$ cat run.sh
#!/bin/bash
# the make line also repeats each setting of config.mk as NAME=value (left out here)
make -C /OpenROAD-flow-scripts/flow DESIGN_CONFIG=/design/flow/config.mk WORK_HOME=/design/flow/orfs CLKGATE_MAP_FILE= finish
$ cat config.mk
export PLATFORM = sky130hd
export DESIGN_NAME = medianFilter
export DESIGN_NICKNAME = medianFilter
export VERILOG_FILES = /design/flow/design.v
export SDC_FILE = /design/flow/constraint.sdc
export NUM_CORES = 4
export LEC_CHECK = 0
export ABC_AREA = 1
export CAP_MARGIN = 20
export CORE_MARGIN = 2
export CORE_UTILIZATION = 72
export CTS_CLUSTER_DIAMETER = 392
export CTS_CLUSTER_SIZE = 97
export HOLD_SLACK_MARGIN = -0.04
export PLACE_DENSITY = 0.6
export SETUP_SLACK_MARGIN = -0.37
export SLEW_MARGIN = 20
$ cat constraint.sdc
create_clock -name core_clock -period 4.11 [get_ports {clk}]
set_input_delay 0.8220 -clock core_clock [delete_from_list [all_inputs] [get_ports {clk}]]
set_output_delay 0.8220 -clock core_clock [all_outputs]
set_load 0.01 [all_outputs]
$ cat design.v
module comparator_9(
	output	[7:0]		out, 
	input					clk, 
	input					ldFilter, 
	input		[1:0]		selFilter, 
	input		[7:0]		in1, 
	input		[7:0]		in2, 
	input		[7:0]		in3, 
	input		[7:0]		in4, 
	input		[7:0]		in5, 
	input		[7:0]		in6, 
	input		[7:0]		in7, 
	input		[7:0]		in8, 
	input		[7:0]		in9
); 
wire	[7:0] max11, max12, max13, max21, max22, max23, max3; 
wire 	[7:0] med11, med12, med13, med21, med22, med23, med3; 
wire	[7:0]	min11, min12, min13, min21, min22, min23, min3; 
wire			en1, en2, en3; 
assign en1 = (ldFilter == 1) && (selFilter == 1); 
assign en2 = (ldFilter == 1) && (selFilter == 2); 
assign en3 = (ldFilter == 1) && (selFilter == 3); 
comparator comp11(.max (max11), .med (med11), .min (min11), .clk (clk), .en (en1), .in_1 (in1), .in_2 (in2), .in_3 (in3)); 
comparator comp12(.max (max12), .med (med12), .min (min12), .clk (clk), .en (en1), .in_1 (in4), .in_2 (in5), .in_3 (in6));
comparator comp13(.max (max13), .med (med13), .min (min13), .clk (clk), .en (en1), .in_1 (in7), .in_2 (in8), .in_3 (in9));
comparator comp21(.max (max21), .med (med21), .min (min21), .clk (clk), .en (en2), .in_1 (max11), .in_2 (max12), .in_3 (max13));
comparator comp22(.max (max22), .med (med22), .min (min22), .clk (clk), .en (en2), .in_1 (med11), .in_2 (med12), .in_3 (med13));
comparator comp23(.max (max23), .med (med23), .min (min23), .clk (clk), .en (en2), .in_1 (min11), .in_2 (min12), .in_3 (min13));
comparator comp3(.max (max3), .med (med3), .min (min3), .clk (clk), .en (en3), .in_1 (min21), .in_2 (med22), .in_3 (max23));
assign out = med3; 
endmodule
module comparator(
	output reg	[7:0]	max, 
	output reg	[7:0]	med, 
	output reg	[7:0]	min,
	input					clk, 
	input					en, 
	input			[7:0]	in_1, 
	input			[7:0]	in_2, 
	input			[7:0]	in_3
);
always@(posedge clk)
begin
	if(en)
	begin
	  if((in_1 >= in_2) && (in_1 >= in_3) && (in_2 >= in_3)) begin max <= in_1; med <= in_2; min <= in_3; end 
	  else if((in_1 >= in_2) && (in_1 >= in_3) && (in_3 >= in_2)) begin max <= in_1; med <= in_3; min <= in_2; end
	  else if((in_2 >= in_1) && (in_2 >= in_3) && (in_1 >= in_3)) begin max <= in_2; med <= in_1; min <= in_3; end
	  else if((in_2 >= in_1) && (in_2 >= in_3) && (in_3 >= in_1)) begin max <= in_2; med <= in_3; min <= in_1; end
	  else if((in_3 >= in_1) && (in_3 >= in_2) && (in_1 >= in_2)) begin max <= in_3; med <= in_1; min <= in_2; end
	  else if((in_3 >= in_1) && (in_3 >= in_2) && (in_2 >= in_1)) begin max <= in_3; med <= in_2; min <= in_1; end
	end
end
endmodule
module CU(
	output reg				ldAddr, 
	output reg	[2:0]		selAddr, 
	output reg				ldImage, 
	output reg	[2:0]		selImage, 
	output reg				ldFilter, 
	output reg 	[1:0]		selFilter, 
	output reg				done,
	input						clk, 
	input						rst
); 
reg	[3:0]	state; 
parameter S0 = 4'b0000, S1 = 4'b0001, S2 = 4'b0010, S3 = 4'b0011, S4 = 4'b0100, 
  S5 = 4'b0101, S6 = 4'b0110, S7 = 4'b0111, S8 = 4'b1000; 
parameter LENGTH = 640, WIDTH = 480; 
always@(posedge clk or negedge rst)
begin 
	if(!rst)	begin 
	  state <= 0;
	  ldAddr <= 0;			selAddr <= 0; 
	  ldImage <= 0;		selImage <= 0; 
	  ldFilter <= 0;		selFilter <= 0;  
	  done <= 0;  
	end
	else
	begin
		  ldAddr <= 0;			selAddr <= 0; 
		  ldImage <= 0;		selImage <= 0; 
		  ldFilter <= 0;		selFilter <= 0;  
		  done <= 0; 
		  case(state)
		  S0: 	begin state <= S1; 	ldAddr <= 1; 	selAddr <= 1; 		end 
		  S1: 	begin state <= S2; 	ldAddr <= 1; 	selAddr <= 2;  ldImage <= 1; 	selImage <= 1; end
		  S2: 	begin state <= S3; 	ldAddr <= 1; 	selAddr <= 3;  ldImage <= 1; 	selImage <= 2; end
		  S3: 	begin state <= S4; 	ldAddr <= 1; 	selAddr <= 4;  ldImage <= 1; 	selImage <= 3; end
		  S4: 	begin state <= S5; 	ldAddr <= 1; 	selAddr <= 5;  ldImage <= 1; 	selImage <= 4; end
		  S5: 	begin state <= S6;   ldImage <= 1; 	selImage <= 5; end		  
		  S6: 	begin state <= S7; 	ldFilter <= 1; 	selFilter <= 1; 	end 
		  S7: 	begin state <= S8; 	ldFilter <= 1; 	selFilter <= 2; 	end
		  S8: 	begin state <= S0; 	ldFilter <= 1; 	selFilter <= 3;   done <= 1; 	end
        default: begin state <= S0; end
        endcase
	end
end
endmodule 
module DU(
	output 		[7:0]		out, 
	output reg	[18:0]	out_address, 
	output reg				out_valid, 
	output		[18:0]	address_a, 
	output		[18:0]	address_b, 
	input			[7:0]		q_a, 
	input			[7:0]		q_b, 
	input 					clk, 
	input						rst, 
	input						ldAddr, 
	input			[2:0]		selAddr, 
	input 					ldImage,  
	input 		[2:0] 	selImage, 
	input 					ldFilter, 
	input 		[1:0]		selFilter, 
	input                done 
); 
reg 	[18:0]	addr_a; 
reg	[18:0]	addr_b; 
reg 	[7:0] 	in1;  
reg 	[7:0] 	in2; 
reg 	[7:0] 	in3;
reg 	[7:0] 	in4;  
reg 	[7:0] 	in5;  
reg 	[7:0] 	in6;  
reg 	[7:0] 	in7;  
reg 	[7:0] 	in8;  
reg 	[7:0] 	in9;
reg [10:0] column;
reg [9:0] row;
reg [1:0] extra_bits;
reg				ldImage_d; 
reg	[2:0]		selImage_d; 
reg				ldFilter_d; 
reg	[1:0]		selFilter_d; 
parameter LENGTH = 480, WIDTH = 640; 
always@(posedge clk or negedge rst)
begin 
  if(!rst) begin 
    ldImage_d <= 0; selImage_d <= 0; 
    ldFilter_d <= 0; selFilter_d <= 0; 
    out_valid <= 0; 
  end 
  else begin 
    ldImage_d <= ldImage; selImage_d <= selImage; 
    ldFilter_d <= ldFilter; selFilter_d <= selFilter; 
    out_valid <= ldFilter_d && (selFilter_d == 3); 
  end 
end
always@(posedge clk or negedge rst)
begin 
  if(!rst) begin 
    column <= 0; row <= 0; 
  end 
  else if(done) begin 
    if(column == LENGTH - 1) 
	   begin column <= 0; row <= (row == WIDTH - 1) ? 10'd0 : row + 1; end 
	 else column <= column + 1; 
  end
end
always@(posedge clk)
begin 
  if(done) out_address <= LENGTH * row + column; 
end
always@(posedge clk or negedge rst) begin
  if(!rst) begin
    addr_a <= 0; addr_b <= 0;
  end
  else if(ldAddr) begin
  if(row > 0 && row < (WIDTH - 1) && column > 0 && column < (LENGTH - 1) ) begin
    case(selAddr)
    1: begin 	{extra_bits, addr_a} <= LENGTH * (row - 1) + column - 1 ; 	
	  			   {extra_bits, addr_b} <= LENGTH * (row - 1) + column; 	
		 end 
    2: begin 	{extra_bits, addr_a} <= LENGTH * (row - 1) + column + 1; 	
				   {extra_bits, addr_b} <= LENGTH * row + column - 1; 			
		 end
    3: begin 	{extra_bits, addr_a} <= LENGTH * row + column; 	
				   {extra_bits, addr_b} <= LENGTH * row + column + 1; 	
		 end
    4: begin 	{extra_bits, addr_a} <= LENGTH * (row + 1) + column - 1; 	
				   {extra_bits, addr_b} <= LENGTH * (row + 1) + column; 	
		 end
    5: begin 	{extra_bits, addr_a} <= LENGTH * (row + 1) + column + 1;
		 end
  endcase
  end
  else if ((row == 0) || (column == 0) || (column == (LENGTH-1)) || (row == (WIDTH-1) )) begin
    if(selAddr != 0)
    begin  {extra_bits, addr_a} <= LENGTH * row + column; 
			  {extra_bits, addr_b} <= LENGTH * row + column;
			  end
  end 
  end  
  end  
assign address_a = addr_a; 
assign address_b = addr_b; 
always@(posedge clk)
begin 
  if(ldImage_d) 
  begin 
    case(selImage_d)
	 1: begin in1 <= q_a; in2 <= q_b; end 
	 2: begin in3 <= q_a; in4 <= q_b; end
	 3: begin in5 <= q_a; in6 <= q_b; end
	 4: begin in7 <= q_a; in8 <= q_b; end
	 5: begin in9 <= q_a; end
    endcase 
  end 
end
comparator_9 comp(	
	.out				(out), 
	.clk				(clk), 
	.ldFilter		(ldFilter_d), 
	.selFilter		(selFilter_d), 
	.in1				(in1), 
	.in2				(in2), 
	.in3				(in3), 
	.in4				(in4), 
	.in5				(in5), 
	.in6				(in6), 
	.in7				(in7), 
	.in8				(in8), 
	.in9				(in9)
);
endmodule 
module medianFilter(
	output	[7:0]		out, 
	output 	[18:0]	out_address, 
	output				out_valid, 
	output	[18:0]	address_a, 
	output	[18:0]	address_b, 
	input		[7:0]		q_a, 
	input		[7:0]		q_b, 
	input					clk, 
	input 				rst
); 
wire 			ldAddr; 
wire			ldImage; 
wire 			ldFilter; 
wire 			done; 
wire	[2:0]	selAddr; 
wire 	[1:0]	selFilter; 
wire 	[2:0]	selImage; 
DU du(
	.out					(out), 
	.out_address		(out_address), 
	.out_valid			(out_valid), 
	.address_a			(address_a), 
	.address_b			(address_b), 
	.q_a					(q_a), 
	.q_b					(q_b), 
	.clk					(clk), 
	.rst					(rst), 
	.ldAddr				(ldAddr), 
	.selAddr				(selAddr), 
	.ldImage				(ldImage), 
	.selImage			(selImage), 
	.ldFilter			(ldFilter), 
	.selFilter			(selFilter), 
	.done             (done)
); 
CU	cu(
	.ldAddr				(ldAddr), 
	.selAddr				(selAddr), 
	.ldImage				(ldImage), 
	.selImage			(selImage), 
	.ldFilter			(ldFilter), 
	.selFilter			(selFilter), 
	.done					(done), 
	.clk					(clk), 
	.rst					(rst)
); 
endmodule 
==> CHANGELOG.md, run 1 <==
## Flow update

- Ys Warns: 3
- Die width: about 190 um
- Synth Instances: about 3300
- Aoi share: between 10% and 20%
- Htree depth: 1
- Number of enable flip-flop cells: between 150 and 200
- Total GRT Usage: approximately three fifths
- Starting Density: between 70 and 80%
- Synthesized registers: 283
- Main flop type: edfxtp_1
- Adders+Majority by Area: between 10% and 20%
- Cell count listed in synth_stat.txt: 3273
- Die height: between 150 and 200 um
- Remaining Overflow, GRT: 3
- Status: did not finish
- Synth cell types: 68
- XORs/XNORs by Area: 2.42%
- CTS buffer count: 6
- Synth mux share: less than 1%
- Failing step: global routing
- Yosys top cell by area: edfxtp_1
- Root Buffer Master: clkbuf_16
- CTS Sinks: approximately 280
- Most frequent cell after synthesis: nand2_1
- Basic Gates by Area: between 20 and 25%
- Ports: about 84
- Clk buf depth: 3
- Synthesized area per cell: a little under 8 sq um
- Post-synthesis chip area from yosys: roughly 25000 sq um
- Asr flop ratio synth: around 31%
- CTS Hold Bufs: 0
- Mapped Nets: about 3600
- Hpwl dp: approximately 64 mm
- Num rows: 68
- Synth Seq Share: about a third
- Die area: about 37000 sq um
- Gpl congestion: 1.06
- Post-synth top area share: a little under a quarter
- Top cells by area: edfxtp_1, ha_1, nand2_1, dfrtp_1, inv_1
- Post-Syn Area: ~25000 sq um
- Core Area: 34500 sq um
- DP Area: 28900 sq um
- Tool error: [ERROR GRT-0116] Global routing finished with congestion. Check the congestion regions in the DRC Viewer.
- Top logic family: simple AND/OR/NAND/NOR gates
- Top cells by count: nand2_1, inv_1, ha_1
- Pre-CTS setup slack: -1.24 ns
- Number of I/O port buffers: 83
-- stage by stage --
stage	utilization (%)	hold WS (ns)	std cells
4_1_cts	86.0	0.311	4096
3_5_place_dp	83.6	0.336	4067
3_3_place_gp	83.6	0.334	4067
2_1_floorplan	-	0.331	3273
-- routing by layer --
layer | GRT usage, % | overflow
met4 | 53.4 | 1
met2 | 82.9 | 2
met3 | 36.0 | 0
met1 | 60.0 | 0
met5 | 14.0 | 0
-- repair_timing --
action                                  in CTS
endpoints found under the setup margin      21
pin swaps                                   38
setup buffers                               24
gates resized                              111
==> run 2: changes to the inputs <==
- ABC_AREA: 1 -> not set
- CELL_PAD_IN_SITES_GLOBAL_PLACEMENT: not set -> 2
- CORE_ASPECT_RATIO: not set -> 0.96
- CORE_MARGIN: 2 -> 9
- CORE_UTILIZATION: 72 -> 24
- CTS_CLUSTER_DIAMETER: 392 -> not set
- CTS_CLUSTER_SIZE: 97 -> not set
- GPL_ROUTABILITY_DRIVEN: not set -> 0
- HOLD_SLACK_MARGIN: -0.04 -> not set
- MIN_ROUTING_LAYER: not set -> met2
- PLACE_DENSITY: 0.6 -> not set
- SETUP_SLACK_MARGIN: -0.37 -> not set
- TNS_END_PERCENT: not set -> 70
- clock period: 4.11 -> 8.41 ns (I/O delays scaled with it)
==> run 2 against run 1 <==
Against the previous run:
- now clean on timing, DRC and antenna
- synthesized cell count down 21%
- synthesized area down 4.7%
- die area rose to 3.1 times the previous value
==> CHANGELOG.md, run 2 <==
### Implementation results

- CTS buffer count: 36
- Worst Setup SP: du.row[2]$_DFFE_PN0P_
- Busiest grt layer: met3
- Clock group: 0.00156 W
- Crit path max fanout: 9
- Synthesized registers: 283
- Post-synth top area share: between 20% and 30%
- First-pass GRT wire length: 128 mm
- Crit path kind: flop to flop
- Worst slew pin tran: approximately 1.1 ns
- Asr flop ratio synth: 31.1%
- Vias after detailed routing: between 20000 and 30000
- Cycle use final: between 70% and 80%
- DRT Wirelength: 85.1 mm
- Ys Warns: 3
- Final setup fails: 0
- Cell depth of the worst setup path: 21
- Aoi share: between 20% and 30%
- Starting Density: between 20% and 30%
- Mapped Nets: between 2000 and 3000
- Seq. cell area: just over 8000 sq um
- Basic Gates by Area: between 10% and 20%
- Hold Vio Cnt, Final: 0
- Sw Ratio: between 20% and 30%
- Synth mux share: 2.42%
- Drt pass-1 iters: 11
- Violation count after the first detailed-route iteration: ~4700
- Met1 GRT Util: 0%
- Crit path DAT: between 7 and 8 ns
- Top pwr grp: clock
- Late-Pin Clk Latency: roughly 0.60 ns
- Largest stage delay on the critical path: 0.66 ns
- Hpwl dp: 65.3 mm
- Hold Path Origin: cu.ldFilter$_DFF_PN0_
- Hold depth: 0
- Clock power share: around half
- Worst hold endpoint: du.ldFilter_d$_DFF_PN0_
- Slew Limit Fails: 0
- Num rows: roughly 110
- Switching pwr: 0.000705 W
- Htree depth: 2
- Die height: approximately 330 um
- Core Area: 99300 sq um
- Synth cell types: between 100 and 150
- HP Class: flop to flop
- Met2 Track Usage GR: 25.7%
- Adders+Majority by Area: between 10% and 20%
- Synth Seq Share: 33.5%
- Antenna violations before repair: 1
- DRC violations left: 0
- Number of fill cells: 10600
- Post-DRT Antenna Nets: 0
- Comb pwr: 0.0000280 W
- Die area: approximately 110000 sq um
- Largest delay share family, worst path: simple AND/OR/NAND/NOR gates
- CTS resizes: 0
- XORs/XNORs by Area: about 4.8%
- Seq pwr share: between 40% and 50%
- Relative slew slack: a little under a quarter
- R2R Path Start: du.row[2]$_DFFE_PN0P_
- R2R cell count: 21
- Synth Instances: 2576
- Data required, critical path: approximately 8.9 ns
- Final Skew: around 0.049 ns
- Internal power: 0.00237 W
- Clk buf depth: 3
- Remaining Overflow, GRT: 0
- CTS Hold Bufs: 0
- Crit-path slowest cell: xnor2_1
- Largest net degree at the start of global routing: about 52
- Reg2reg end: du.addr_a[16]$_DFFE_PN0P_
- Number of enable flip-flop cells: 195
- Vias/cell: about 6.9
- CP cell instances: inv_1 -> ha_1 -> a21bo_2 -> xnor2_1 -> xnor2_1 -> xnor2_1 -> fa_1 -> inv_1 -> ha_1 -> xnor2_1 -> ha_1 -> or2_2 -> o32a_1 -> a21boi_0 -> or3_1 -> and4_1 -> nand4_4 -> or4_1 -> a21oi_1 -> o311ai_1 -> a2bb2oi_1
- Yosys top cell by area: edfxtp_1
- CTS tree: done
- Synthesized area per cell: slightly above 9 sq um
- Top cells by area: edfxtp_1, ha_1, dfrtp_1, inv_1, a21oi_1
- Vias in the first global route: a little over 30000
- Top cells by count: ha_1, inv_1, edfxtp_1
- Status: no timing/DRC/antenna violations
- P_seq: ~0.0015 W
- Root Buffer Master: clkbuf_16
- Post-synthesis chip area from yosys: 24100 sq um
- Worst Path Buf+Inv: 2
- Leakage: approximately 12 nW
- Register-to-Register Setup Slack: between 1.5 and 2 ns
- Ports: about 84
- Nets: between 3000 and 4000
- Cell count listed in synth_stat.txt: 2576
- Area Growth Syn to Fin: 15.3%
- Most frequent cell after synthesis: ha_1
- Tool Warnings: approximately 74
- Crit. End Element: flop
- Main flop type: edfxtp_1
- Clk slew on worst S/H paths: 0.07 ns
- Die width: between 300 and 400 um
- Critical Path End: du.addr_a[16]$_DFFE_PN0P_
- Top logic family: AND-OR/OR-AND gates
- Max VDD drop: between 0.0001 and 0.00015 V
- Post-Syn Area: about 24000 sq um
- GRT met3 Usage: between 30% and 40%
- Logic area: approximately 15000 sq um
- Cell mode on critical path: xnor2_1
- Final Util: between 20 and 30%
- Total setup buffers inserted after CTS: 0
- CTS Sinks: 283
- Total GRT Usage: roughly 22%
- Maxcap violations: 0
- Final setup TNS: 0 ns
- Number of I/O port buffers: 83
- Max frequency: ~150 MHz
- Combinational share of power: 0.9%
- Wirelength per Cell: roughly 21 um
- Final min period: approximately 6.7 ns
- PD cells: approximately 110 nW/um^2
- Crit path launch type: flop
- RSZ-0062 raised after global routing: no
[run 2: through the flow]
step	setup slack, ns	hold WS (ns)	total power (W)	std cells	instance area (sq um)
after global routing	1.16	0.358	0.00317	4021	27800
after detailed placement	1.87	0.336	0.00154	3950	26600
after global placement	2.00	0.333	0.00154	3948	26500
final	1.70	0.346	0.00307	4022	27800
after floorplan	2.71	0.331	0.00151	2576	24100
after CTS	1.83	0.348	0.00310	4016	27700
[run 2: area by class of cell]
class,count,share of cell area (%)
inverters,258,3.49
repair buffers,110,3.74
clock buffers,43,3.37
clock inverters,23,0.838
well taps,1322,5.96
flip-flops and latches,283,29.0
diodes,6,0.0541
multi-input cells,1977,53.5
[run 2: per-layer routing]
layer	wire length (um)	vias up
met1	0	9762
li1	-	9548
met2	42600	7874
met5	451	-
met3	36600	745
met4	5420	16
==> run 3: changes to the inputs <==
- CELL_PAD_IN_SITES_GLOBAL_PLACEMENT: 2 -> not set
- CORE_ASPECT_RATIO: 0.96 -> not set
- CORE_MARGIN: 9 -> 2
- CORE_UTILIZATION: 24 -> 72
- CTS_CLUSTER_SIZE: not set -> 54
- GPL_ROUTABILITY_DRIVEN: 0 -> not set
- MIN_ROUTING_LAYER: met2 -> not set
- PLACE_DENSITY: not set -> 0.61
- SETUP_SLACK_MARGIN: not set -> 0.82
- TNS_END_PERCENT: 70 -> not set
- clock period: 8.41 -> 2.84 ns (I/O delays scaled with it)
==> run 3 against run 2 <==
Against the previous run:
- the run now fails in clock tree synthesis
- synthesized cell count stayed put
- die area is 69% lower
- synthesized area did not move
==> CHANGELOG.md, run 3 <==
## Flow update

- Synthesized area per cell: between 9 and 10 sq um
- Number of enable flip-flop cells: 195
- Asr flop ratio synth: approximately 31%
- Main flop type: edfxtp_1
- Top cells by count: ha_1, inv_1, edfxtp_1
- Post-synthesis chip area from yosys: 24100 sq um
- DP Area: between 30000 and 40000 sq um
- Synth mux share: 2.42%
- Top cells by area: edfxtp_1, ha_1, dfrtp_1, inv_1, a21oi_1
- Basic Gates by Area: 14.7%
- Most frequent cell after synthesis: ha_1
- Cell count listed in synth_stat.txt: around 2600
- Yosys top cell by area: edfxtp_1
- Core Area: 32700 sq um
- Post-synth top area share: roughly 24%
- Synth cell types: 102
- Synth Seq Share: between 30% and 40%
- Die width: 187 um
- Mapped Nets: between 2000 and 3000
- Tool error: [ERROR DPL-0038] Utilization greater than 100%, impossible to legalize
- Hpwl dp: around 75 mm
- Adders+Majority by Area: 19.1%
- Aoi share: about a fifth
- Number of I/O port buffers: roughly 83
- Num rows: 66
- Die area: around 35000 sq um
- Starting Density: around three quarters
- Top logic family: AND-OR/OR-AND gates
- Pre-CTS setup slack: -2.78 ns
- Die height: approximately 190 um
- Failing step: clock tree synthesis
- Synth Instances: 2576
- Ports: around 84
- Status: did not finish
- Ys Warns: 3
- Gpl congestion: 1.06
- Synthesized registers: around 280
- Post-Syn Area: ~24000 sq um
- XORs/XNORs by Area: 4.80%
run 3: metrics by stage:
stage | total power, W | setup TNS, ns | hold WS [ns] | utilization (%) | cells
3_3_place_gp | 0.00454 | -81.11 | 0.334 | 94.3 | 3619
3_5_place_dp | 0.00454 | -119.13 | 0.337 | 94.3 | 3619
2_1_floorplan | 0.00447 | -56.60 | 0.272 | - | 2576
==> run 4: changes to the inputs <==
- CORE_UTILIZATION: 72 -> 70
- CTS_CLUSTER_SIZE: 54 -> not set
- PLACE_DENSITY: 0.61 -> 0.6
- SETUP_SLACK_MARGIN: 0.82 -> not set
- clock period: 2.84 -> 5.64 ns (I/O delays scaled with it)
==> run 4 against run 3 <==
Against the previous run:
- the layout now fails its checks (setup timing)
- synthesized area did not move
- die area rose by 2.8%
- synthesized cell count did not move
==> CHANGELOG.md, run 4 <==
### Implementation results

- Vias in the first global route: slightly above 20000
- Maxcap violations: 0
- Synthesized area per cell: between 9 and 10 sq um
- Ports: between 80 and 90
- Gpl congestion: between 1 and 1.5
- Final min period: about 6.4 ns
- Wirelength per Cell: between 20 and 30 um
- Starting Density: a little under three quarters
- Worst Setup SP: du.row[1]$_DFFE_PN0P_
- Final Cell Area: about 28000 sq um
- Core Area: between 30000 and 40000 sq um
- Yosys top cell by area: edfxtp_1
- CTS Hold Bufs: 0
- Adders+Majority by Area: approximately a fifth
- Cell mode on critical path: ha_1
- Antenna violations before repair: 4
- Aoi share: just over 20%
- Status: complete, but fails checks
- Late-Pin Clk Latency: 0.61 ns
- Critical Path End: du.addr_a[15]$_DFFE_PN0P_
- CP cell instances: inv_2 -> ha_4 -> xor2_2 -> inv_1 -> ha_1 -> ha_1 -> xnor2_2 -> ha_1 -> a21o_1 -> a21oi_2 -> xnor2_1 -> buf_4 -> ha_1 -> or2_2 -> o32a_1 -> a21oi_2 -> or3_1 -> and4_4 -> nand4_4 -> buf_4 -> o211a_1 -> nor3_1 -> o221ai_1 -> a2bb2oi_1
- Relative slew slack: 26.5%
- Max VDD drop: between 0.0003 and 0.0004 V
- Die area: around 36000 sq um
- Clock power share: between 40% and 50%
- Top cells by area: edfxtp_1, ha_1, dfrtp_1, inv_1, a21oi_1
- Vias after detailed routing: approximately 23000
- CTS Sinks: 283
- CTS buffer count: 30
- Clk slew on worst S/H paths: 0.07 ns
- Violation count after the first detailed-route iteration: around 3600
- Crit path max fanout: 5
- Leakage: ~12 nW
- DRC violations left: 0
- Internal power: between 0.003 and 0.004 W
- Layout check faults: setup timing
- Seq pwr share: around 51%
- Slew Limit Fails: 0
- First-pass GRT wire length: 115 mm
- Synth Seq Share: 33.5%
- Switching pwr: roughly 0.00091 W
- Die width: between 150 and 200 um
- Worst hold endpoint: du.selFilter_d[1]$_DFF_PN0_
- Root Buffer Master: clkbuf_16
- Final setup fails: 17
- Cell depth of the worst setup path: 24
- Largest delay share family, worst path: adder cells
- Register-to-Register Setup Slack: -0.79 ns
- Crit path launch type: flop
- Most frequent cell after synthesis: ha_1
- Largest net degree at the start of global routing: 49
- Top cells by count: ha_1, inv_1, edfxtp_1
- Num rows: 67
- Final worst setup slack: -0.793 ns
- CTS tree: done
- Hold Path Origin: cu.selFilter[1]$_DFF_PN0_
- R2R cell count: 24
- Post-Syn Area: 24100 sq um
- Total GRT Usage: around two fifths
- PD cells: 157 nW/um^2
- Largest stage delay on the critical path: approximately 0.51 ns
- P_seq: roughly 0.0022 W
- Top logic family: AND-OR/OR-AND gates
- Top pwr grp: registers
- Number of I/O port buffers: slightly above 80
- Basic Gates by Area: 14.7%
- DRT Wirelength: 84.7 mm
- Mapped Nets: a little under 3000
- Main flop type: edfxtp_1
- Combinational share of power: 0.8%
- Post-DRT Antenna Nets: 0
- Number of enable flip-flop cells: between 150 and 200
- Sw Ratio: 20.8%
- Clk buf depth: 3
- Number of fill cells: approximately 1800
- Synth mux share: ~2.4%
- Nets: between 3000 and 4000
- Area Growth Syn to Fin: 15.8%
- Die height: around 190 um
- Synth Instances: approximately 2600
- Crit. End Element: flop
- Cycle use final: 114%
- Clock group: roughly 0.0021 W
- Worst Path Buf+Inv: 4
- Synthesized registers: roughly 280
- Vias/cell: 7.27
- R2R Path Start: du.row[1]$_DFFE_PN0P_
- Cell count listed in synth_stat.txt: 2576
- Asr flop ratio synth: around 31%
- Reg2reg end: du.addr_a[15]$_DFFE_PN0P_
- Comb pwr: 0.0000352 W
- Hold Vio Cnt, Final: 0
- Max frequency: approximately 160 MHz
- Worst slew pin tran: ~1.1 ns
- Data required, critical path: between 6 and 7 ns
- Remaining Overflow, GRT: 0
- Ys Warns: 3
- Final Skew: between 0.03 and 0.04 ns
- XORs/XNORs by Area: under 10%
- Crit path DAT: approximately 6.9 ns
- Drt pass-1 iters: 20
- Crit-path slowest cell: xnor2_2
- DP Area: 25900 sq um
- Final setup TNS: -5.89 ns
- Hpwl dp: around 57 mm
- Post-synth top area share: 24.3%
- Synth cell types: between 100 and 150
- Tool Warnings: approximately 77
- Crit path kind: flop to flop
- Hold depth: 0
- HP Class: flop to flop
- Post-synthesis chip area from yosys: 24100 sq um
- Htree depth: 1
## run 4: repair_timing
| action | 4_1_cts | 5_1_grt |
|---|---|---|
| pin swaps | 1 | 42 |
| hold endpoints to repair | 0 | 0 |
| setup endpoints to repair | 6 | 15 |
| gates resized | 15 | 118 |
| buffers inserted | 1 | 21 |
## run 4: final cells by class
type	instances	area, sq um	share of cell area, %
sequential	283	8060	28.9
clock buffer	39	837	3.00
multi-input combinational	1977	15500	55.7
timing repair buffer	197	1700	6.10
inverter	258	976	3.50
clock inverter	17	225	0.808
tap	448	561	2.01
antenna	1	2.50	0.00898
## run 4: through the flow
| stage | utilization (%) | hold slack [ns] | instances | power, W | setup slack (ns) |
|---|---|---|---|---|---|
| finish | 82.7 | 0.349 | 3220 | 0.00437 | -0.793 |
| global route | 82.7 | 0.357 | 3220 | 0.00444 | -0.758 |
| global placement | 77.0 | 0.333 | 3140 | 0.00228 | 0.0936 |
| floorplan | - | 0.331 | 2576 | 0.00225 | 0.0659 |
| CTS | 80.4 | 0.350 | 3197 | 0.00435 | -0.00271 |
| detailed placement | 77.0 | 0.335 | 3140 | 0.00229 | -0.113 |
## run 4: per-layer routing
metal / part of all wire, % / vias to the layer above / GRT usage (%)
met4: 7.2 / 2 / 14.3
met5: 0.083 / - / 0
li1: - / 9775 / -
met2: 42 / 2185 / 63.7
met3: 15 / 629 / 7.47
met1: 36 / 10800 / 58.6
==> run 5: changes to the inputs <==
- ABC_AREA: not set -> 1
- CORE_UTILIZATION: 70 -> 69
- CTS_CLUSTER_DIAMETER: not set -> 244
- MAX_ROUTING_LAYER: not set -> met4
- TNS_END_PERCENT: not set -> 5
- clock period: 5.64 -> 4.58 ns (I/O delays scaled with it)
==> run 5 against run 4 <==
Against the previous run:
- the layout fails its checks (capacitance limit, slew limit, setup timing)
- sequential share of layout area down 2.4 points
- fmax increased by 6.0%
- synthesized cell count grew 27%
- power increased by 22%
- sequential power rose by 23%
- first-iteration DRC count rose by 20%
- die area rose by 6.3%
- critical path depth increased by 2
- global-route usage rose by 7.0 points
- design area increased by 9.1%
- sequential cell count is the same
- largest cell class unchanged
==> CHANGELOG.md, run 5 <==
### Implementation results

- Total GRT Usage: about half
- RSZ-0062 raised after global routing: yes
- CTS Hold Bufs: 0
- Data required, critical path: around 5.1 ns
- Clock group: 0.00258 W
- CTS Sinks: 283
- Hold_ws: 0.344 ns
- Worst Setup SP: du.row[0]$_DFFE_PN0P_
- Pre-CTS setup slack: -0.939 ns
- Tool Warnings: just under 80
- Status: complete, but fails checks
- Remaining Overflow, GRT: 0
- Dpl cells: ~4000
- Final Skew: around 0.05 ns
- PD cells: roughly 180 nW/um^2
- Violation count after the first detailed-route iteration: ~4300
- Slew Limit Fails: 3
- CTS tree: done
- Seq pwr share: between 50% and 60%
- Worst slew pin tran: 1.57 ns
- Final min period: around 6 ns
- Htree depth: 1
- First-pass GRT wire length: around 140 mm
- Clock power share: between 40% and 50%
- Asr flop ratio synth: a little under a third
- Post-DRT Antenna Nets: 0
- Die width: 195 um
- Comb pwr: 0.0000456 W
- Switching pwr: 0.00116 W
- Hold depth: 0
- Die area: ~38000 sq um
- DP Area: 28500 sq um
- HP Class: flop to flop
- Internal power: 0.00419 W
- Nets: roughly 4000
- Layout check faults: capacitance limit, slew limit, setup timing
- Wirelength per Cell: 23.1 um
- Final cell count without fillers: just over 4000
- Relative slew slack: -4.93%
- Cell depth of the worst setup path: 26
- Number of I/O port buffers: 83
- Crit path max fanout: 6
- Main flop type: edfxtp_1
- Starting Density: between 60% and 70%
- Antenna violations before repair: 5
- Die height: 195 um
- Mapped Nets: ~3600
- Worst hold endpoint: du.selImage_d[0]$_DFF_PN0_
- Cell count listed in synth_stat.txt: between 3000 and 4000
- Register-to-Register Setup Slack: -1.49 ns
- Final Cell Area: 30400 sq um
- XORs/XNORs by Area: 2.42%
- Gpl congestion: approximately 1.1
- Final worst setup slack: -1.49 ns
- R2R cell count: 26
- Crit. End Element: flop
- Largest net degree at the start of global routing: ~54
- Drt pass-1 iters: 20
- Hold Path Origin: cu.selImage[0]$_DFF_PN0_
- Worst Path Buf+Inv: 6
- Root Buffer Master: clkbuf_16
- Late-Pin Clk Latency: approximately 0.63 ns
- Vias/cell: 6.65
- Clk buf depth: 3
- Synth cell types: between 60 and 70
- R2R Path Start: du.row[0]$_DFFE_PN0P_
- Ports: 84
- Combinational share of power: 0.9%
- Synth Seq Share: a little under a third
- Post-synth top area share: ~23%
- CTS buffer count: 31
- Aoi share: between 10% and 20%
- Post-synthesis chip area from yosys: about 25000 sq um
- Yosys top cell by area: edfxtp_1
- Vias in the first global route: between 20000 and 30000
- Clk slew on worst S/H paths: around 0.080 ns
- Number of fill cells: 2082
- Ys Warns: 3
- Crit path launch type: flop
- Synthesized registers: around 280
- Top cells by count: nand2_1, inv_1, ha_1
- Largest stage delay on the critical path: 0.73 ns
- Critical Path End: du.addr_a[14]$_DFFE_PN0P_
- Synthesized area per cell: about 7.7 sq um
- Leakage: 15.1 nW
- Hold Vio Cnt, Final: 0
- Vias after detailed routing: about 27000
- Crit path DAT: 6.60 ns
- Top cells by area: edfxtp_1, ha_1, nand2_1, dfrtp_1, inv_1
- Maxcap violations: 1
- Crit-path slowest cell: a21oi_1
- Reg2reg end: du.addr_a[14]$_DFFE_PN0P_
- Sw Ratio: between 20% and 30%
- Num rows: about 70
- Most frequent cell after synthesis: nand2_1
- Cycle use final: 132%
- DRC violations left: 0
- Power Total: 0.00535 W
- DRT Wirelength: 95.4 mm
- Hpwl dp: ~63 mm
- Max VDD drop: 0.000364 V
- Top logic family: simple AND/OR/NAND/NOR gates
- Largest delay share family, worst path: adder cells
- Post-Syn Area: around 25000 sq um
- Max frequency: around 160 MHz
- Synth mux share: less than 1%
- Number of enable flip-flop cells: about 200
- Synth Instances: 3273
- Top pwr grp: registers
- P_seq: around 0.0027 W
- Adders+Majority by Area: between 15 and 20%
- Core Area: 36300 sq um
- Crit path kind: flop to flop
- Cell mode on critical path: nand3_1
- Final setup fails: 42
- Basic Gates by Area: 22.1%
- Area Growth Syn to Fin: 20.3%
run 5: metal layers:
metal,vias up,global-route usage [%],share of wire [%]
met5,-,-,0
met4,0,38.9,11
met3,936,13.8,13
met2,2261,77.0,44
met1,12300,49.8,32
li1,11900,-,-
run 5: area by class of cell:
cell class	instances	area, sq um	share of cell area (%)
tap	468	586	1.93
clock buffer	42	837	2.75
clock inverter	15	180	0.592
antenna	5	12.5	0.0411
inverter	546	2070	6.80
timing repair buffer	374	3040	9.98
multi-input combinational	2388	15600	51.4
sequential	283	8060	26.5
run 5: per-stage QoR:
step | setup TNS (ns) | utilization [%]
after detailed placement | -10.88 | 78.4
after global placement | -5.70 | 78.4
final | -33.98 | 83.7
after CTS | -5.83 | 82.7
after floorplan | -2.62 | -
after global routing | -37.37 | 83.7
run 5: what timing repair did:
| action | CTS | global route |
|---|---|---|
| buffers inserted | 17 | 9 |
| gates resized | 87 | 58 |
| cloned | 0 | 0 |
| setup endpoints to repair | 21 | 30 |
| pin swaps | 52 | 32 |
==> run 6: changes to the inputs <==
- CELL_PAD_IN_SITES_DETAIL_PLACEMENT: not set -> 2
- CORE_ASPECT_RATIO: not set -> 1.72
- CORE_MARGIN: 2 -> 8
- CORE_UTILIZATION: 69 -> 28
- CTS_CLUSTER_DIAMETER: 244 -> 77
- GPL_ROUTABILITY_DRIVEN: not set -> 1
- GPL_TIMING_DRIVEN: not set -> 0
- HOLD_SLACK_MARGIN: not set -> 0.07
- MAX_ROUTING_LAYER: met4 -> not set
- MIN_ROUTING_LAYER: not set -> met1
- PLACE_DENSITY: 0.6 -> not set
- PLACE_DENSITY_LB_ADDON: not set -> 0.29
- SETUP_SLACK_MARGIN: not set -> -0.44
- SLEW_MARGIN: 20 -> 30
- TNS_END_PERCENT: 5 -> not set
- clock period: 4.58 -> 8.75 ns (I/O delays scaled with it)
==> run 6 against run 5 <==
Against the previous run:
- now clean on timing, DRC and antenna
- core utilization down 51 points
- synthesized area is the same
- register-to-register slack gained 2.8 ns
- highest routed layer unchanged
- cell count increased by 11%
- die area rose to 2.6 times the previous value
- clock power fell by 42%
- hold slack gained 0.0020 ns
- via count is 9.8% lower
- sequential power decreased by 48%
- power decreased by 45%
- largest cell class unchanged
- count of clock-buffer cells in the layout fell by 3
==> CHANGELOG.md, run 6 <==
### Implementation results

- Crit path DAT: ~8.0 ns
- Crit. End Element: flop
- CTS Sinks: approximately 280
- Ports: 84
- Yosys top cell by area: edfxtp_1
- Largest delay share family, worst path: simple AND/OR/NAND/NOR gates
- Aoi share: 16.4%
- P_seq: ~0.0014 W
- Top cells by count: nand2_1, inv_1, ha_1
- RSZ-0062 raised after global routing: no
- Synth Seq Share: a little under a third
- Slew Limit Fails: 0
- Late-Pin Clk Latency: around 0.60 ns
- Hpwl dp: roughly 89 mm
- Total GRT Usage: between 20% and 30%
- Total setup buffers inserted after CTS: 0
- Register-to-Register Setup Slack: between 1 and 1.5 ns
- CTS tree: done
- Final min period: about 7.5 ns
- Asr flop ratio synth: a little under a third
- Relative slew slack: between 30 and 40%
- Top pwr grp: clock
- Most frequent cell after synthesis: nand2_1
- Basic Gates by Area: 22.1%
- Tool Warnings: roughly 74
- Clk slew on worst S/H paths: approximately 0.070 ns
- Gpl congestion: 0.977
- Mapped Nets: ~3600
- Status: no timing/DRC/antenna violations
- Clk buf depth: 3
- Die area: between 100000 and 150000 sq um
- Synthesized area per cell: just under 8 sq um
- Reg2reg end: du.addr_b[18]$_DFFE_PN0P_
- Synth Instances: ~3300
- CTS resizes: 0
- Hold depth: 0
- Post-synth top area share: 23.2%
- # diodes: 0
- Vias in the first global route: about 28000
- Combinational share of power: less than 1%
- First-pass GRT wire length: about 160 mm
- Critical Path End: du.addr_b[18]$_DFFE_PN0P_
- XORs/XNORs by Area: approximately 2.4%
- Dpl cells: 4530
- Final Skew: about 0.053 ns
- Adders+Majority by Area: 18.0%
- HP Class: flop to flop
- Max VDD drop: 0.000164 V
- Leakage: 13.8 nW
- Synth cell types: around 68
- Cycle use final: between 80% and 90%
- Post-synthesis chip area from yosys: 25300 sq um
- Antenna violations before repair: 0
- DRC violations left: 0
- Comb pwr: between 0.00002 and 0.00003 W
- Crit path max fanout: 7
- Final setup fails: 0
- Worst Setup SP: du.row[0]$_DFFE_PN0P_
- Cell depth of the worst setup path: 29
- Drt pass-1 iters: 5
- Top cells by area: edfxtp_1, ha_1, nand2_1, dfrtp_1, inv_1
- Num rows: 144
- Number of I/O port buffers: a little over 80
- Largest stage delay on the critical path: approximately 0.70 ns
- Logic area: 14900 sq um
- Area Growth Syn to Fin: 14.1%
- Vias after detailed routing: around 25000
- Hold Vio Cnt, Final: 0
- Power Total: between 0.002 and 0.003 W
- Cell count listed in synth_stat.txt: about 3300
- Main flop type: edfxtp_1
- Hold Path Origin: cu.selFilter[0]$_DFF_PN0_
- Final Cell Area: around 29000 sq um
- Clock power share: between 50% and 60%
- Worst hold endpoint: du.selFilter_d[0]$_DFF_PN0_
- Die width: 245 um
- Max frequency: 134 MHz
- Number of enable flip-flop cells: slightly below 200
- Synthesized registers: 283
- Root Buffer Master: clkbuf_16
- Final cell count without fillers: roughly 4600
- R2R Path Start: du.row[0]$_DFFE_PN0P_
- Internal power: between 0.002 and 0.0025 W
- Switching pwr: just under 0.0007 W
- Top logic family: simple AND/OR/NAND/NOR gates
- Final setup TNS: 0 ns
- Crit path kind: flop to flop
- R2R cell count: 29
- Core Area: around 90000 sq um
- Remaining Overflow, GRT: 0
- Crit path launch type: flop
- Clock group: ~0.0015 W
- Ys Warns: 3
- PD cells: 102 nW/um^2
- CTS buffer count: 35
- Wirelength per Cell: 23.2 um
- Nets: around 3800
- Sw Ratio: between 20% and 30%
- DRT Wirelength: 106 mm
- CTS Hold Bufs: 0
- Violation count after the first detailed-route iteration: 915
- Hold_ws: ~0.35 ns
- Worst slew pin tran: approximately 0.93 ns
- Crit-path slowest cell: ha_1
- Die height: a little over 400 um
- Worst Path Buf+Inv: 5
- Htree depth: 2
- Vias/cell: about 5.4
- Starting Density: about 28%
- Data required, critical path: just over 9 ns
- Post-Syn Area: around 25000 sq um
- Maxcap violations: 0
- Largest net degree at the start of global routing: around 64
- Cell mode on critical path: nand2_1
- Post-DRT Antenna Nets: 0
- Synth mux share: 0.0891%
- Seq. cell area: 8060 sq um
- Seq pwr share: 48.2%
- DP Area: roughly 28000 sq um
- Number of fill cells: between 10000 and 15000
==> run 6: routing by layer <==
metal  part of all wire (%)  routed length, um  vias to the layer above  track usage [%]
met2                     55              59000                      620             41.5
li1                       -                  -                    11400                -
met3                    3.1               3330                      423             2.76
met4                     11              11400                        0             19.0
met5                      0                  0                        -                0
met1                     31              32600                    12300             16.8
==> run 6: final cells by class <==
type | count | share of cell area [%]
Clock inverter | 25 | 0.928
Timing Repair Buffer | 89 | 3.12
Sequential cell | 283 | 27.9
Tap cell | 1168 | 5.07
Clock buffer | 39 | 3.16
Multi-Input combinational cell | 2388 | 51.8
Inverter | 546 | 7.10
Buffer | 56 | 0.893
==> run 6: through the flow <==
step	setup WS [ns]	util, %
3_5_place_dp	1.61	30.9
6_report	1.27	32.2
2_1_floorplan	3.40	-
3_3_place_gp	1.94	30.8
5_1_grt	1.06	32.2
4_1_cts	1.38	32.2
==> run 7: changes to the inputs <==
- ABC_AREA: 1 -> not set
- CELL_PAD_IN_SITES_DETAIL_PLACEMENT: 2 -> 0
- CORE_ASPECT_RATIO: 1.72 -> 1.18
- CORE_MARGIN: 8 -> 2
- CORE_UTILIZATION: 28 -> 68
- CTS_CLUSTER_DIAMETER: 77 -> 361
- GPL_TIMING_DRIVEN: 0 -> 1
- HOLD_SLACK_MARGIN: 0.07 -> not set
- MIN_ROUTING_LAYER: met1 -> not set
- PLACE_DENSITY_LB_ADDON: 0.29 -> not set
- SLEW_MARGIN: 30 -> 10
- clock period: 8.75 -> 5.04 ns (I/O delays scaled with it)
==> run 7 against run 6 <==
Against the previous run:
- the layout now fails its checks (setup timing)
- sequential cell count is the same
- non-clock buffer count grew 194
- cell count shrank 27%
- wire length shrank 15%
- power grew 65%
- critical path depth shrank 5
- global-route usage grew 22 points
- synthesized area shrank 4.7%
- design area grew 0.86%
- via count shrank 1.8%
- largest cell class unchanged
- largest power group is now registers
==> CHANGELOG.md, run 7 <==
### Implementation results

- Relative slew slack: a little over a quarter
- Htree depth: 1
- Maxcap violations: 0
- Ports: approximately 84
- Crit path DAT: 6.95 ns
- Final setup TNS: -18.50 ns
- Area Growth Syn to Fin: 20.8%
- XORs/XNORs by Area: roughly 4.8%
- Vias/cell: between 7 and 8
- Synthesized registers: 283
- Crit path kind: flop to flop
- R2R Path Start: du.row[1]$_DFFE_PN0P_
- Most frequent cell after synthesis: ha_1
- Final Cell Area: roughly 29000 sq um
- Antenna violations before repair: 9
- Final worst setup slack: -1.47 ns
- HP Class: flop to flop
- Basic Gates by Area: 14.7%
- Adders+Majority by Area: a little under a fifth
- Root Buffer Master: clkbuf_16
- Clk buf depth: 3
- Cell mode on critical path: buf_4
- CTS buffer count: 31
- Number of enable flip-flop cells: roughly 200
- Cell count listed in synth_stat.txt: 2576
- Largest stage delay on the critical path: about 0.7 ns
- Wirelength per Cell: 26.8 um
- Top logic family: AND-OR/OR-AND gates
- Violation count after the first detailed-route iteration: 3549
- Drt pass-1 iters: 26
- Post-Syn Area: 24100 sq um
- DP Area: ~27000 sq um
- Synthesized area per cell: just over 9 sq um
- Final Util: approximately 84%
- Late-Pin Clk Latency: slightly below 0.6 ns
- Final Skew: 0.0145 ns
- Data required, critical path: ~5.5 ns
- Power Total: 0.00488 W
- Status: complete, but fails checks
- Leakage: between 10 and 15 nW
- Crit-path slowest cell: xnor2_1
- Comb pwr: 0.0000456 W
- Die area: around 37000 sq um
- Hold Path Origin: cu.ldImage$_DFF_PN0_
- Seq pwr share: between 50% and 60%
- Num rows: 74
- DRT Wirelength: roughly 90 mm
- Aoi share: 20.6%
- Total GRT Usage: between 40% and 50%
- Switching pwr: 0.00103 W
- Combinational share of power: less than 1%
- Synth Instances: 2576
- Reg2reg end: du.addr_a[17]$_DFFE_PN0P_
- Cell depth of the worst setup path: 24
- R2R cell count: 24
- Nets: between 3000 and 4000
- Worst Setup SP: du.row[1]$_DFFE_PN0P_
- Top cells by count: ha_1, inv_1, edfxtp_1
- Hpwl dp: 60.1 mm
- Die height: approximately 210 um
- Hold_ws: approximately 0.35 ns
- Final setup fails: 22
- Max VDD drop: between 0.0002 and 0.0003 V
- Asr flop ratio synth: between 30 and 40%
- CTS tree: done
- Max frequency: 154 MHz
- Synth Seq Share: 33.5%
- Remaining Overflow, GRT: 0
- Vias after detailed routing: roughly 24000
- P_seq: about 0.0025 W
- Gpl congestion: approximately 1.0
- Post-synthesis chip area from yosys: ~24000 sq um
- Core Area: 34700 sq um
- Crit. End Element: flop
- Post-DRT Antenna Nets: 0
- Vias in the first global route: roughly 23000
- Register-to-Register Setup Slack: -1.47 ns
- First-pass GRT wire length: about 120 mm
- Post-synth top area share: about a quarter
- Mapped Nets: ~3000
- Layout check faults: setup timing
- Synth mux share: between 2 and 2.5%
- Largest net degree at the start of global routing: 59
- Largest delay share family, worst path: adder cells
- Worst Path Buf+Inv: 6
- Internal power: around 0.0039 W
- Worst hold endpoint: du.ldImage_d$_DFF_PN0_
- Clk slew on worst S/H paths: around 0.07 ns
- Critical Path End: du.addr_a[17]$_DFFE_PN0P_
- Top pwr grp: registers
- Crit path max fanout: 5
- RSZ-0062 raised after global routing: yes
- Starting Density: ~69%
- CP cell instances: buf_4 -> ha_4 -> xor2_4 -> buf_4 -> ha_1 -> ha_1 -> xnor2_2 -> inv_1 -> fa_1 -> inv_1 -> ha_1 -> o21a_1 -> o31a_1 -> o22a_1 -> xnor2_1 -> buf_4 -> mux2_2 -> o211ai_1 -> buf_4 -> nor3_1 -> nand3_1 -> xor2_1 -> o21ai_0 -> o21ai_1
- Number of I/O port buffers: between 80 and 90
- Crit path launch type: flop
- Hold Vio Cnt, Final: 0
- DRC violations left: 0
- Die width: approximately 180 um
- Ys Warns: 3
- Clock power share: between 40% and 50%
- Cycle use final: 129%
- Worst slew pin tran: between 1 and 1.5 ns
- Top cells by area: edfxtp_1, ha_1, dfrtp_1, inv_1, a21oi_1
- Hold depth: 0
- CTS Sinks: roughly 280
- Slew Limit Fails: 0
- Sw Ratio: roughly a fifth
- Yosys top cell by area: edfxtp_1
- PD cells: 168 nW/um^2
- Final min period: 6.51 ns
- Main flop type: edfxtp_1
- Clock group: 0.00236 W
- Tool Warnings: around 77
- Synth cell types: 102
==> run 7: per-stage QoR <==
| stage | instances | setup slack (ns) |
|---|---|---|
| 6_report | 3374 | -1.47 |
| 3_3_place_gp | 3292 | -0.718 |
| 3_5_place_dp | 3292 | -0.687 |
| 2_1_floorplan | 2576 | -0.425 |
| 4_1_cts | 3349 | -0.437 |
| 5_1_grt | 3369 | -1.60 |
==> run 7: routing by layer <==
layer	track usage [%]	part of all wire [%]	up-vias
li1	-	-	10100
met1	42.9	31	11200
met2	73.1	45	2053
met3	7.33	11	949
met4	39.6	13	6
met5	0	0.083	-
==> run 7: timing repair <==
item / 4_1_cts / 5_1_grt
pin swaps: 1 / 56
gates resized: 23 / 140
buffers inserted: 2 / 17
setup endpoints to repair: 9 / 15
gates cloned: 0 / 0
hold buffers: 0 / 0
==> run 7: area by class of cell <==
cell class              instances  area, sq um
well taps                     456          571
clock buffers                  36          816
inverters                     258          973
fillers                      1880         5620
diodes                          6         15.0
repair buffers                339         2790
clock inverters                19          218
flip-flops and latches        283         8060
multi-input cells            1977        15700
==> run 8: changes to the inputs <==
- CELL_PAD_IN_SITES_DETAIL_PLACEMENT: 0 -> not set
- CORE_ASPECT_RATIO: 1.18 -> not set
- CORE_UTILIZATION: 68 -> 72
- CTS_CLUSTER_DIAMETER: 361 -> 31
- GPL_ROUTABILITY_DRIVEN: 1 -> not set
- GPL_TIMING_DRIVEN: 1 -> not set
- PLACE_DENSITY: not set -> 0.65
- SETUP_SLACK_MARGIN: -0.44 -> -0.37
- SLEW_MARGIN: 10 -> 20
- clock period: 5.04 -> 5.21 ns (I/O delays scaled with it)
==> run 8 against run 7 <==
Against the previous run:
- still fails the layout checks on setup timing
- clock power up 47%
- synthesized cell count is the same
- worst setup slack better by 0.62 ns
- sequential power down 3%
- sequential share of layout area down 0.33 points
- clock skew is 0.025 ns higher
- count of clock-buffer cells in the layout is 23 higher
- register-to-register slack gained 0.62 ns
- cell count decreased by 0.33%
- design area up 1.2%
- hold slack improved by 0.0040 ns
- critical path depth unchanged
==> CHANGELOG.md, run 8 <==
### Implementation results

- Worst Setup SP: du.row[0]$_DFFE_PN0P_
- Cell mode on critical path: buf_4
- CTS buffer count: between 50 and 60
- Status: complete, but fails checks
- Largest net degree at the start of global routing: roughly 51
- Late-Pin Clk Latency: approximately 0.63 ns
- Area Growth Syn to Fin: 22.3%
- Top pwr grp: clock
- CP cell instances: buf_4 -> ha_2 -> buf_4 -> nand2_1 -> xnor2_1 -> buf_4 -> xor2_2 -> xnor2_1 -> fa_1 -> inv_1 -> ha_1 -> o211ai_1 -> o211ai_2 -> buf_4 -> a41oi_2 -> buf_4 -> xnor2_2 -> buf_4 -> xor2_1 -> mux2i_1 -> nor4_2 -> xor2_1 -> a211oi_1 -> o21ai_1
- Crit. End Element: flop
- Drt pass-1 iters: 19
- Final setup TNS: -10.22 ns
- Internal power: about 0.0044 W
- Ys Warns: 3
- Post-synthesis chip area from yosys: 24100 sq um
- Violation count after the first detailed-route iteration: 5106
- RSZ-0062 raised after global routing: yes
- Vias after detailed routing: about 25000
- Die height: ~190 um
- Top cells by area: edfxtp_1, ha_1, dfrtp_1, inv_1, a21oi_1
- Hold Path Origin: cu.selFilter[0]$_DFF_PN0_
- Root Buffer Master: clkbuf_16
- Cycle use final: 116%
- Wirelength per Cell: 28.5 um
- Antenna violations before repair: 5
- Number of I/O port buffers: 83
- HP Class: flop to flop
- CTS Sinks: about 280
- Crit-path slowest cell: fa_1
- Tool Warnings: roughly 80
- CTS tree: done
- Relative slew slack: 32.3%
- Number of enable flip-flop cells: slightly below 200
- Asr flop ratio synth: between 30% and 40%
- First-pass GRT wire length: about 130 mm
- Die width: between 150 and 200 um
- Most frequent cell after synthesis: ha_1
- Starting Density: between 70% and 80%
- Yosys top cell by area: edfxtp_1
- Worst Path Buf+Inv: 7
- Crit path DAT: between 6 and 7 ns
- Data required, critical path: between 5 and 6 ns
- Synth Seq Share: about a third
- Remaining Overflow, GRT: 0
- Post-Syn Area: between 20000 and 25000 sq um
- Synthesized area per cell: 9.35 sq um
- Synth cell types: approximately 100
- Nets: 3230
- Aoi share: approximately 20%
- Hold_ws: 0.355 ns
- Critical Path End: du.addr_a[17]$_DFFE_PN0P_
- Core Area: roughly 33000 sq um
- Final worst setup slack: -0.846 ns
- R2R cell count: 24
- Worst hold endpoint: du.selFilter_d[0]$_DFF_PN0_
- Crit path kind: flop to flop
- Clk slew on worst S/H paths: 0.06 ns
- Basic Gates by Area: approximately 15%
- R2R Path Start: du.row[0]$_DFFE_PN0P_
- Main flop type: edfxtp_1
- Dpl cells: between 3000 and 4000
- Largest stage delay on the critical path: ~0.60 ns
- Seq pwr share: between 40 and 50%
- Ports: about 84
- Final min period: 6.06 ns
- Clock group: roughly 0.0035 W
- Hold Vio Cnt, Final: 0
- Post-synth top area share: 24.3%
- Comb pwr: ~0.000044 W
- Final setup fails: 20
- Synthesized registers: between 200 and 300
- Largest delay share family, worst path: XOR/XNOR gates
- Cell depth of the worst setup path: 24
- Final Cell Area: a little under 30000 sq um
- CTS Hold Bufs: 0
- Hold depth: 0
- Num rows: 66
- Die area: roughly 35000 sq um
- Max VDD drop: 0.000325 V
- Total GRT Usage: between 40 and 50%
- Cell count listed in synth_stat.txt: roughly 2600
- Top cells by count: ha_1, inv_1, edfxtp_1
- Vias in the first global route: between 20000 and 25000
- Reg2reg end: du.addr_a[17]$_DFFE_PN0P_
- Synth Instances: 2576
- Mapped Nets: between 2000 and 3000
- Slew Limit Fails: 0
- Max frequency: ~170 MHz
- Clock power share: approximately three fifths
- Leakage: around 13 nW
- DRT Wirelength: approximately 96 mm
- DP Area: approximately 27000 sq um
- Htree depth: 2
- Crit path launch type: flop
- Hpwl dp: approximately 57 mm
- Clk buf depth: 3
- Sw Ratio: 24.8%
- Crit path max fanout: 4
- XORs/XNORs by Area: 4.80%
- Maxcap violations: 0
- Gpl congestion: 1.02
- Final Skew: about 0.040 ns
- Final cell count without fillers: 3363
- Top logic family: AND-OR/OR-AND gates
- PD cells: roughly 200 nW/um^2
- Adders+Majority by Area: about a fifth
- P_seq: 0.00239 W
- Switching pwr: roughly 0.0015 W
- Vias/cell: between 7 and 8
- Synth mux share: 2.42%
- Register-to-Register Setup Slack: -0.85 ns
- Combinational share of power: less than 1%
- DRC violations left: 0
- Post-DRT Antenna Nets: 0
- Worst slew pin tran: roughly 1 ns
- Layout check faults: setup timing
## run 8: routing by layer
layer | part of all wire, % | wire [um] | vias to the layer above | global-route usage, %
met5 | 0.014 | 13 | - | 0
met4 | 10 | 9800 | 2 | 27.2
met3 | 16 | 15300 | 1017 | 13.2
met2 | 41 | 39700 | 2723 | 73.5
met1 | 32 | 31200 | 11500 | 60.7
li1 | - | - | 10100 | -
## run 8: layout make-up
type | instances | area [sq um]
sequential | 283 | 8060
antenna | 2 | 5.00
tap | 442 | 553
timing repair buffer | 301 | 2470
multi-input combinational | 1977 | 15600
clock buffer | 59 | 1350
fill | 1317 | 3260
inverter | 258 | 972
clock inverter | 41 | 430
## run 8: timing repair
action,CTS,global route
resized,22,123
endpoints found under the setup margin,10,15
pin swaps,0,42
buffers inserted,1,14
## run 8: through the flow
| stage | power, W | util [%] | setup slack, ns |
|---|---|---|---|
| finish | 0.00591 | 90.0 | -0.846 |
| global route | 0.00597 | 90.0 | -1.00 |
| CTS | 0.00583 | 87.7 | -0.397 |
| global placement | 0.00247 | 81.9 | -0.162 |
| detailed placement | 0.00248 | 81.9 | -0.547 |
| floorplan | 0.00244 | - | -0.364 |
==> run 9: changes to the inputs <==
- ABC_AREA: not set -> 0
- CAP_MARGIN: 20 -> 15
- CTS_CLUSTER_DIAMETER: 31 -> 392
- CTS_CLUSTER_SIZE: not set -> 97
- HOLD_SLACK_MARGIN: not set -> -0.04
- PLACE_DENSITY: 0.65 -> 0.39
- SETUP_SLACK_MARGIN: -0.37 -> -0.42
- clock period: 5.21 -> 4.28 ns (I/O delays scaled with it)
==> run 9 against run 8 <==
Against the previous run:
- synthesized cell count unchanged
- the flow now stops in global routing
- die area unchanged
- synthesized area stayed put
==> CHANGELOG.md, run 9 <==
## Flow update

- Top cells by area: edfxtp_1, ha_1, dfrtp_1, inv_1, a21oi_1
- Yosys top cell by area: edfxtp_1
- Synth Instances: around 2600
- Synth mux share: under 10%
- Die width: around 190 um
- Ys Warns: 3
- Top cells by count: ha_1, inv_1, edfxtp_1
- Synthesized area per cell: 9.35 sq um
- Status: did not finish
- XORs/XNORs by Area: under 10%
- Post-Syn Area: between 20000 and 25000 sq um
- Htree depth: 1
- Top logic family: AND-OR/OR-AND gates
- Synth Seq Share: between 30% and 40%
- Die height: between 150 and 200 um
- Root Buffer Master: clkbuf_16
- Dpl cells: roughly 3400
- Aoi share: roughly a fifth
- Remaining Overflow, GRT: between 200 and 300
- Hpwl dp: 60.4 mm
- Gpl congestion: between 1 and 1.5
- Post-synth top area share: about a quarter
- DP Area: between 20000 and 30000 sq um
- Most frequent cell after synthesis: ha_1
- Failing step: global routing
- CTS buffer count: 6
- Ports: 84
- Number of enable flip-flop cells: between 150 and 200
- Cell count listed in synth_stat.txt: about 2600
- CTS Sinks: about 280
- Asr flop ratio synth: 31.1%
- Number of I/O port buffers: ~83
- Basic Gates by Area: 14.7%
- Num rows: about 66
- Adders+Majority by Area: a little under a fifth
- Die area: roughly 35000 sq um
- Synth cell types: approximately 100
- Mapped Nets: approximately 2900
- Core Area: 32700 sq um
- Post-synthesis chip area from yosys: 24100 sq um
- Tool error: [ERROR GRT-0232] Routing congestion too high. Check the congestion heatmap in the GUI.
- Total GRT Usage: ~76%
- Clk buf depth: 3
- Main flop type: edfxtp_1
- CTS Hold Bufs: 0
- Starting Density: 73.6%
- Synthesized registers: 283
==> run 9: per-stage QoR <==
stage / setup WS, ns / power, W / hold slack (ns) / utilization, %
after floorplan: -0.802 / 0.00297 / 0.331 / -
after global placement: -1.24 / 0.00301 / 0.334 / 85.4
after detailed placement: -1.51 / 0.00301 / 0.335 / 85.4
after CTS: -1.01 / 0.00400 / 0.327 / 89.0
==> run 9: metal layers <==
metal | GRT usage (%) | overflow
met1 | 77.7 | 3
met2 | 92.7 | 139
met4 | 72.2 | 120
met5 | 25.4 | 2
met3 | 58.9 | 5
==> run 9: timing repair <==
item                                    CTS
hold endpoints to repair                  0
endpoints found under the setup margin   19
resized                                 145
buffers inserted                         32
pin swaps                                79
==> run 10: changes to the inputs <==
- ABC_AREA: 0 -> 1
- CAP_MARGIN: 15 -> 20
- CELL_PAD_IN_SITES_DETAIL_PLACEMENT: not set -> 2
- CELL_PAD_IN_SITES_GLOBAL_PLACEMENT: not set -> 1
- CORE_ASPECT_RATIO: not set -> 0.75
- CORE_MARGIN: 2 -> 8
- CORE_UTILIZATION: 72 -> 28
- CTS_CLUSTER_DIAMETER: 392 -> 292
- CTS_CLUSTER_SIZE: 97 -> not set
- GPL_ROUTABILITY_DRIVEN: not set -> 1
- GPL_TIMING_DRIVEN: not set -> 0
- HOLD_SLACK_MARGIN: -0.04 -> 0.07
- MAX_ROUTING_LAYER: not set -> met5
- MIN_ROUTING_LAYER: not set -> met2
- PLACE_DENSITY: 0.39 -> not set
- PLACE_DENSITY_LB_ADDON: not set -> 0.29
- SETUP_SLACK_MARGIN: -0.42 -> -0.44
- SLEW_MARGIN: 20 -> 30
- TNS_END_PERCENT: not set -> 5
- clock period: 4.28 -> 8.75 ns (I/O delays scaled with it)
==> run 10 against run 9 <==
Against the previous run:
- the run now finishes clean
- die area increased to 2.9 times the previous value
- synthesized cell count increased by 27%
- synthesized area increased by 5.0%
==> CHANGELOG.md, run 10 <==
### Implementation results

- Number of enable flip-flop cells: just under 200
- Starting Density: about 28%
- Final Cell Area: between 20000 and 30000 sq um
- Root Buffer Master: clkbuf_16
- Cycle use final: 88.6%
- Synth Seq Share: 31.9%
- Synthesized registers: roughly 280
- Hold depth: 0
- Switching pwr: between 0.0007 and 0.0008 W
- Crit path DAT: around 8.3 ns
- Num rows: approximately 95
- Post-DRT Antenna Nets: 0
- Crit path kind: flop to flop
- Clock group: 0.00168 W
- Vias/cell: just over 7
- Mapped Nets: between 3000 and 4000
- Max VDD drop: between 0.00015 and 0.0002 V
- R2R cell count: 26
- Status: no timing/DRC/antenna violations
- HP Class: flop to flop
- Largest net degree at the start of global routing: around 56
- Data required, critical path: approximately 9.3 ns
- Die height: approximately 280 um
- Post-synth top area share: between 20 and 25%
- Number of I/O port buffers: between 80 and 90
- Leakage: ~14 nW
- Vias in the first global route: a little over 40000
- Top pwr grp: clock
- Combinational share of power: less than 1%
- Synth mux share: less than 1%
- Violation count after the first detailed-route iteration: around 4400
- RSZ-0062 raised after global routing: no
- DP Area: 27800 sq um
- CTS tree: done
- First-pass GRT wire length: 166 mm
- Critical Path End: du.addr_b[18]$_DFFE_PN0P_
- DRC violations left: 0
- Comb pwr: about 0.000029 W
- Clock power share: a little over half
- XORs/XNORs by Area: 2.42%
- Dpl cells: around 4600
- Final cell count without fillers: ~4700
- Worst Setup SP: du.row[2]$_DFFE_PN0P_
- Register-to-Register Setup Slack: roughly 1.0 ns
- Die area: 100000 sq um
- Cell count listed in synth_stat.txt: around 3300
- Gpl congestion: 1.00
- Ys Warns: 3
- Main flop type: edfxtp_1
- Antenna violations before repair: 1
- Clk slew on worst S/H paths: about 0.06 ns
- Htree depth: 2
- Final setup TNS: 0 ns
- Basic Gates by Area: between 20% and 30%
- Largest stage delay on the critical path: roughly 0.65 ns
- Total setup buffers inserted after CTS: 0
- Largest delay share family, worst path: adder cells
- Late-Pin Clk Latency: 0.63 ns
- CTS Sinks: roughly 280
- Most frequent cell after synthesis: nand2_1
- Post-synthesis chip area from yosys: 25300 sq um
- Relative slew slack: about 28%
- Maxcap violations: 0
- Wirelength per Cell: about 24 um
- P_seq: around 0.0014 W
- Top cells by area: edfxtp_1, ha_1, nand2_1, dfrtp_1, inv_1
- Synthesized area per cell: 7.72 sq um
- Crit path max fanout: 9
- Aoi share: 16.4%
- Drt pass-1 iters: 8
- Area Growth Syn to Fin: 15.1%
- Hold Vio Cnt, Final: 0
- Remaining Overflow, GRT: 0
- Final setup fails: 0
- Crit path launch type: flop
- CTS buffer count: 37
- Reg2reg end: du.addr_b[18]$_DFFE_PN0P_
- Worst Path Buf+Inv: 3
- Logic area: roughly 15000 sq um
- Top logic family: simple AND/OR/NAND/NOR gates
- R2R Path Start: du.row[2]$_DFFE_PN0P_
- Post-Syn Area: roughly 25000 sq um
- Number of fill cells: 10400
- Yosys top cell by area: edfxtp_1
- Sw Ratio: 23.9%
- Cell depth of the worst setup path: 26
- CTS resizes: 0
- Total GRT Usage: ~32%
- Synth Instances: between 3000 and 4000
- Internal power: ~0.0024 W
- Synth cell types: between 60 and 70
- Ports: around 84
- Nets: 3758
- Worst hold endpoint: du.selFilter_d[0]$_DFF_PN0_
- Asr flop ratio synth: 31.1%
- Seq pwr share: 45.4%
- Hold Path Origin: cu.selFilter[0]$_DFF_PN0_
- Seq. cell area: around 8100 sq um
- Crit-path slowest cell: xor2_1
- Final min period: between 7 and 8 ns
- Slew Limit Fails: 0
- Vias after detailed routing: around 33000
- Hpwl dp: about 85 mm
- Power Total: 0.00314 W
- Die width: roughly 360 um
- Crit. End Element: flop
- Adders+Majority by Area: a little under a fifth
- Top cells by count: nand2_1, inv_1, ha_1
- Final Skew: ~0.042 ns
- Core Area: approximately 90000 sq um
- Clk buf depth: 3
- PD cells: roughly 110 nW/um^2
- Worst slew pin tran: 1.07 ns
- Tool Warnings: 74
- Max frequency: between 100 and 150 MHz
- CTS Hold Bufs: 0
- DRT Wirelength: around 110 mm
## run 10: layer usage
layer  track usage [%]  vias up  wire length [um]
li1                  -    11300                 -
met1                 -    11500                 0
met2              32.9     9679             49600
met3              49.2      751             51300
met4              4.99       77              6020
met5              24.7        -              2760
## run 10: through the flow
step | utilization [%] | hold slack (ns) | setup WS [ns]
6_report | 32.5 | 0.348 | 1.00
5_1_grt | 32.5 | 0.363 | 0.705
4_1_cts | 32.4 | 0.353 | 1.53
3_5_place_dp | 31.0 | 0.337 | 1.56
3_3_place_gp | 30.9 | 0.333 | 1.70
2_1_floorplan | - | 0.331 | 3.40
## run 10: area by class of cell
cell class | count | area share, %
Clock inverter | 20 | 0.925
Buffer | 56 | 0.886
Clock buffer | 47 | 3.49
Sequential cell | 283 | 27.7
Timing Repair Buffer | 90 | 3.17
Tap cell | 1212 | 5.21
Antenna cell | 9 | 0.0774
Multi-Input combinational cell | 2388 | 51.5
Inverter | 546 | 7.04
Power and IR drop assume default switching activity.
